## run B
==> flow/design.v (excerpt) <==
module CPU(
    input             clk,
    input             rst,
    input      [31:0] data_out,
    input      [31:0] instr_out,
    output reg        instr_read,
    output reg        data_read,
    output reg [31:0] instr_addr,
    output reg [31:0] data_addr,
    output reg [3:0]  data_write,
    output reg [31:0] data_in
);
Size in the first run: roughly 1100 flip-flops, ~170 I/O pins.
clock: 8.0 ns
lec_check: 0
cap_margin: 35
cell_pad_in_sites_detail_placement: 2
cell_pad_in_sites_global_placement: 2
core_aspect_ratio: 1.31
core_margin: 4
core_utilization: 60
gpl_timing_driven: 1
min_routing_layer: met2
place_density: 0.65
setup_slack_margin: 2.04
slew_margin: 20
tns_end_percent: 55
run.sh (not shown) runs the stock make flow with config.mk's settings and CLKGATE_MAP_FILE=.
As the logs show, run B stopped at 3_5_place_dp after a tool error, so it never reached the end of the flow.
[inputs] run Y vs run B
- PLACE_DENSITY removed (was 0.65)
- CORE_ASPECT_RATIO removed (was 1.31)
- CORE_MARGIN changed from 4 to 2
- TNS_END_PERCENT changed from 55 to 5
- CELL_PAD_IN_SITES_GLOBAL_PLACEMENT removed (was 2)
- SETUP_SLACK_MARGIN changed from 2.04 to 1.52
- CAP_MARGIN changed from 35 to 20
- MIN_ROUTING_LAYER removed (was met2)
- CORE_UTILIZATION changed from 60 to 58
- CELL_PAD_IN_SITES_DETAIL_PLACEMENT removed (was 2)
- GPL_TIMING_DRIVEN removed (was 1)
- the clock period (ns, I/O delays scaled along) changed from 8.0 to 6.4
==> comparison <==
As the logs show, run Y stopped at 5_1_grt after a tool error, so it never reached the end of the flow. Core utilization before placement sits lower in run Y than in run B. Row placement row count: run Y lower / run B higher. Re y dimension of the die: run Y is about 12% down on run B. Across both runs, die outline area was higher for run Y than for run B.

job 8525:
The RTL this note starts from:
==> flow/design.v <==
module alu(rs1,rs2,alu_control,funct3,funct7,zero,alu_out);
input [31:0] rs1;
input [31:0] rs2;
input [3:0] alu_control;
input [2:0] funct3;
input [6:0] funct7;
output reg zero;             
output reg[31:0] alu_out;
always @(*)begin
	alu_out=0;
	zero=0;
	case(alu_control)
		4'b0000:begin 
			case(funct3)
				0:begin
					if(funct7==7'b0000000)begin 
						alu_out=rs1+rs2;
					end
					else begin 
						alu_out=rs1-rs2;
					end
				end
				1:begin
					alu_out=rs1<<rs2[4:0];
				end
				2:begin
					alu_out=($signed(rs1) < $signed(rs2))?1:0;
				end
				3:begin
					alu_out=(rs1<rs2)?1:0;
				end
				4:begin
					alu_out=rs1^rs2;
				end
				5:begin
					if(funct7==7'b0000000)begin
						alu_out=rs1>>rs2[4:0];
					end
					else begin
						alu_out=$signed(rs1)>>>rs2[4:0];
					end
				end
				6:begin
					alu_out=rs1|rs2;
				end
				default:begin
					alu_out=rs1&rs2;
				end
			endcase
		end
		4'b0001:begin 
			alu_out=rs1+rs2;
		end
		4'b0010:begin 
			case(funct3)
				0:begin
					alu_out=rs1+rs2;
				end
				1:begin
					alu_out=rs1<<rs2[4:0];
				end
				2:begin
					alu_out=($signed(rs1)<$signed(rs2))?1:0;
				end
				3:begin
					alu_out=(rs1<rs2)?1:0;
				end
				4:begin
					alu_out=rs1^rs2;
				end
				5:begin
					if(rs2[11:5]==7'b0000000)begin
						alu_out=rs1>>rs2[4:0];
					end
					else begin
						alu_out=$signed(rs1)>>>rs2[4:0];
					end
				end
				6:begin
					alu_out=rs1|rs2;
				end
				default:begin
					alu_out=rs1&rs2;
				end
			endcase
		end
		4'b0011:begin 
			alu_out=rs1+rs2;
		end
		4'b0100:begin 
			case(funct3)
				0:zero=(rs1==rs2);
				1:zero=(rs1!=rs2);
				4:zero=($signed(rs1)<$signed(rs2));
				5:zero=($signed(rs1)>=$signed(rs2));
				6:zero=(rs1<rs2);
				7:zero=(rs1>=rs2);
				default:zero=0;
			endcase
		end
		4'b0101:begin 
			alu_out=rs2;
		end
		4'b0110:begin 
			alu_out=rs1+rs2;
		end
		default:begin
			alu_out=0;
			zero=0;
		end
	endcase
end
endmodule
module decoder(instr_out,control_signal);
input [31:0] instr_out;
output reg [13:0] control_signal;
always @(*) begin
case (instr_out[6:0])
	7'b0110011:begin 
		control_signal=14'b0000_1100_00_0001;
		end
	7'b0000011:begin 
		control_signal=14'b0001_1110_00_1000;
		end
	7'b0010011:begin 
		control_signal=14'b0010_1100_00_1001;
		end
	7'b0100011:begin 
		control_signal=14'b0011_0101_00_1000;
		end
	7'b1100011:begin 
		control_signal=14'b0100_0100_11_0000;
		end
	7'b0110111:begin 
		control_signal=14'b0101_1111_00_1111;
		end
	7'b1100111:begin 
		control_signal=14'b0110_1011_10_1011;
		end
	7'b0010111:begin 
		control_signal=14'b0111_1100_00_0111;
		end
	7'b1101111:begin 
		control_signal=14'b1000_1000_01_0011;
		end
	default:
		control_signal=14'b0000_0000_00_0000;
endcase
end
endmodule
module immgen(instr,imm);
input [31:0] instr;
output reg [31:0]imm;
always@(*)begin
	case(instr[6:0])
		7'b0000011,7'b0010011,7'b1100111:begin           
			if(instr[31]==1)begin 
				imm={{20{1'b1}},instr[31:20]};
			end
			else begin
				imm={{20{1'b0}},instr[31:20]};
			end
		end
		7'b0100011:begin 
			if(instr[31]==1)begin
				imm = {{20{1'b1}} , instr[31:25] , instr[11:7]};
			end
			else begin
				imm = {{20{1'b0}} , instr[31:25] , instr[11:7]};
			end
		end
		7'b1100011:begin  
			if(instr[31]==1)begin
				imm = {{19{1'b1}} , instr[31] , instr[7] , instr[30:25] , instr[11:8],1'b0};
			end
			else begin
				imm = {{19{1'b0}} , instr[31] , instr[7] , instr[30:25] , instr[11:8],1'b0};
			end
		end
		7'b0010111,7'b0110111:begin 
			imm={instr[31:12],{12{1'b0}}};
		end
		7'b1101111:begin 
			if(instr[31]==1)begin
				imm = {{11{1'b1}} , instr[31] , instr[19:12] , instr[20] , instr[30:21] , 1'b0};
			end
			else begin
				imm = {{11{1'b0}} , instr[31] , instr[19:12] , instr[20] , instr[30:21] , 1'b0};
			end
		end
		default:begin
			imm=0;
		end
	endcase
end
endmodule
module regfile(clk,rs1_addr,rs2_addr,rd_addr,reg_wrt,rd_data,rs1_data,rs2_data);
input clk;
input [4:0] rs1_addr;
input [4:0] rs2_addr;
input [4:0] rd_addr;
input reg_wrt;
input [31:0] rd_data;
output reg[31:0] rs1_data;
output reg[31:0] rs2_data;
reg [31:0] r [1:31];
always@(posedge clk) begin
	rs1_data <= (rs1_addr == 5'd0) ? 32'd0 : r[rs1_addr];
	rs2_data <= (rs2_addr == 5'd0) ? 32'd0 : r[rs2_addr];
	if(reg_wrt && rd_addr != 5'd0)
		r[rd_addr] <= rd_data;
end
endmodule
module CPU(
    input             clk,
    input             rst,
    input      [31:0] data_out,
    input      [31:0] instr_out,
    output reg        instr_read,
    output reg        data_read,
    output reg [31:0] instr_addr,
    output reg [31:0] data_addr,
    output reg [3:0]  data_write,
    output reg [31:0] data_in
);
localparam S_IF  = 2'd0;
localparam S_ID  = 2'd1;
localparam S_EX  = 2'd2;
localparam S_MEM = 2'd3;
reg  [1:0]  state;
reg  [31:0] pc;
reg  [31:0] ir;
reg  [1:0]  ld_off;
wire [13:0] signal;
wire [31:0] rs1_data;
wire [31:0] rs2_data;
wire [31:0] imm;
wire [31:0] src2;
wire        zero;
wire [31:0] alu_out;
wire [31:0] pc_plus_imm;
wire [31:0] pc_plus4;
reg  [31:0] rd_data;
reg         reg_wrt;
reg  [31:0] next_pc;
reg  [31:0] ld_data;
wire [6:0] opcode = ir[6:0];
wire [2:0] funct3 = ir[14:12];
wire is_load   = (opcode == 7'b0000011);
wire is_store  = (opcode == 7'b0100011);
wire is_branch = (opcode == 7'b1100011);
wire is_jal    = (opcode == 7'b1101111);
wire is_jalr   = (opcode == 7'b1100111);
wire is_auipc  = (opcode == 7'b0010111);
decoder decoder(
.instr_out(ir),
.control_signal(signal)
);
regfile regfile(
.clk(clk),
.rs1_addr(instr_out[19:15]),
.rs2_addr(instr_out[24:20]),
.rd_addr(ir[11:7]),
.reg_wrt(reg_wrt),
.rd_data(rd_data),
.rs1_data(rs1_data),
.rs2_data(rs2_data)
);
immgen immgen(
.instr(ir),
.imm(imm)
);
assign pc_plus4    = pc + 32'd4;
assign pc_plus_imm = pc + imm;
assign src2 = signal[3] ? imm : rs2_data;
alu alu(
.rs1(rs1_data),
.rs2(src2),
.alu_control(signal[13:10]),
.funct3(funct3),
.funct7(ir[31:25]),
.zero(zero),
.alu_out(alu_out)
);
always @(*) begin
	case (funct3)
		3'b000: begin
			case (ld_off)
				2'd0: ld_data = {{24{data_out[7]}},  data_out[7:0]};
				2'd1: ld_data = {{24{data_out[15]}}, data_out[15:8]};
				2'd2: ld_data = {{24{data_out[23]}}, data_out[23:16]};
				default: ld_data = {{24{data_out[31]}}, data_out[31:24]};
			endcase
		end
		3'b001: ld_data = ld_off[1] ? {{16{data_out[31]}}, data_out[31:16]}
		                            : {{16{data_out[15]}}, data_out[15:0]};
		3'b100: begin
			case (ld_off)
				2'd0: ld_data = {24'd0, data_out[7:0]};
				2'd1: ld_data = {24'd0, data_out[15:8]};
				2'd2: ld_data = {24'd0, data_out[23:16]};
				default: ld_data = {24'd0, data_out[31:24]};
			endcase
		end
		3'b101: ld_data = ld_off[1] ? {16'd0, data_out[31:16]} : {16'd0, data_out[15:0]};
		default: ld_data = data_out;
	endcase
end
always @(*) begin
	if ((is_branch && zero) || is_jal)
		next_pc = pc_plus_imm;
	else if (is_jalr)
		next_pc = {alu_out[31:1], 1'b0};
	else
		next_pc = pc_plus4;
end
always @(*) begin
	reg_wrt = 1'b0;
	rd_data = alu_out;
	if (state == S_MEM) begin
		reg_wrt = 1'b1;
		rd_data = ld_data;
	end else if (state == S_EX && !is_load) begin
		reg_wrt = signal[9];
		if (is_jal || is_jalr)
			rd_data = pc_plus4;
		else if (is_auipc)
			rd_data = pc_plus_imm;
	end
end
always @(*) begin
	instr_read = (state == S_IF);
	instr_addr = pc;
	data_addr  = alu_out;
	data_read  = (state == S_EX) && is_load;
	data_write = 4'b0000;
	data_in    = rs2_data;
	if (state == S_EX && is_store) begin
		case (funct3)
			3'b000: begin
				data_write = 4'b0001 << alu_out[1:0];
				data_in    = {4{rs2_data[7:0]}};
			end
			3'b001: begin
				data_write = alu_out[1] ? 4'b1100 : 4'b0011;
				data_in    = {2{rs2_data[15:0]}};
			end
			default: data_write = 4'b1111;
		endcase
	end
end
always @(posedge clk) begin
	if (rst) begin
		state <= S_IF;
		pc    <= 32'd0;
	end else begin
		case (state)
			S_IF: state <= S_ID;
			S_ID: begin
				ir    <= instr_out;
				state <= S_EX;
			end
			S_EX: begin
				ld_off <= alu_out[1:0];
				if (is_load) begin
					state <= S_MEM;
				end else begin
					pc    <= next_pc;
					state <= S_IF;
				end
			end
			default: begin
				pc    <= pc_plus4;
				state <= S_IF;
			end
		endcase
	end
end
endmodule
Settings: LEC_CHECK=0, CAP_MARGIN=20, CELL_PAD_IN_SITES_GLOBAL_PLACEMENT=1, CORE_MARGIN=2, CORE_UTILIZATION=58, CTS_CLUSTER_SIZE=50, HOLD_SLACK_MARGIN=-0.1, SETUP_SLACK_MARGIN=0.96, SLEW_MARGIN=20, TNS_END_PERCENT=5; clock period 6.59 ns.
Nothing crashed in job 8525 and all stages finished; the problem is that the final layout failed, the offending checks being negative setup slack.
Setup changes, job 8525 to job 1188
- a deleted CELL_PAD_IN_SITES_GLOBAL_PLACEMENT that had been 1
- a deleted CTS_CLUSTER_SIZE that had been 50
- a deleted HOLD_SLACK_MARGIN that had been -0.1
- a change of CORE_UTILIZATION from 58 to 45
- a deleted TNS_END_PERCENT that had been 5
- a deleted SETUP_SLACK_MARGIN that had been 0.96
- a change of the clock period (ns, I/O delays scaled along) from 6.59 to 16.4
==> comparison <==
Routed via count improves in job 1188 relative to job 8525. Compare job 1188 and job 8525 | number of placed instances with taps included lower: job 1188. When the final numbers for job 1188 and job 8525 were put side by side, the amount of wire on met2 after detailed routing turned out to be greater in job 8525. Comparing job 1188 and job 8525, the lower setup slack is on job 8525. Looking only at sequential share of cell area, and setting everything else aside, the higher value of job 1188 and job 8525 goes to job 1188. Job 8525 -> job 1188: inserted tap cell count increased by more than a quarter. Job 1188 finished every stage and its layout cleared the timing, DRC and antenna checks. Against job 8525, job 1188 reports a global-route wire length before repair that is lower.
For job 3546, these inputs were changed with respect to job 1188:
- swapping 45 for 58 in CORE_UTILIZATION
- putting CTS_CLUSTER_SIZE at 39 where nothing was set
- putting MAX_ROUTING_LAYER at met4 where nothing was set
- putting TNS_END_PERCENT at 5 where nothing was set
- putting SETUP_SLACK_MARGIN at 1.32 where nothing was set
- swapping 16.4 for 6.49 in the clock period (ns, I/O delays scaled along)
## What came out
Tool error GRT-0232 stopped job 3546 during 5_1_grt; no final results. Compared with job 1188, in job 3546 area of the core went down, number of CTS-inserted buffers shrank by 11, area enclosed by the die boundary moved down, post-cts gate resize count picked up an extra 859.
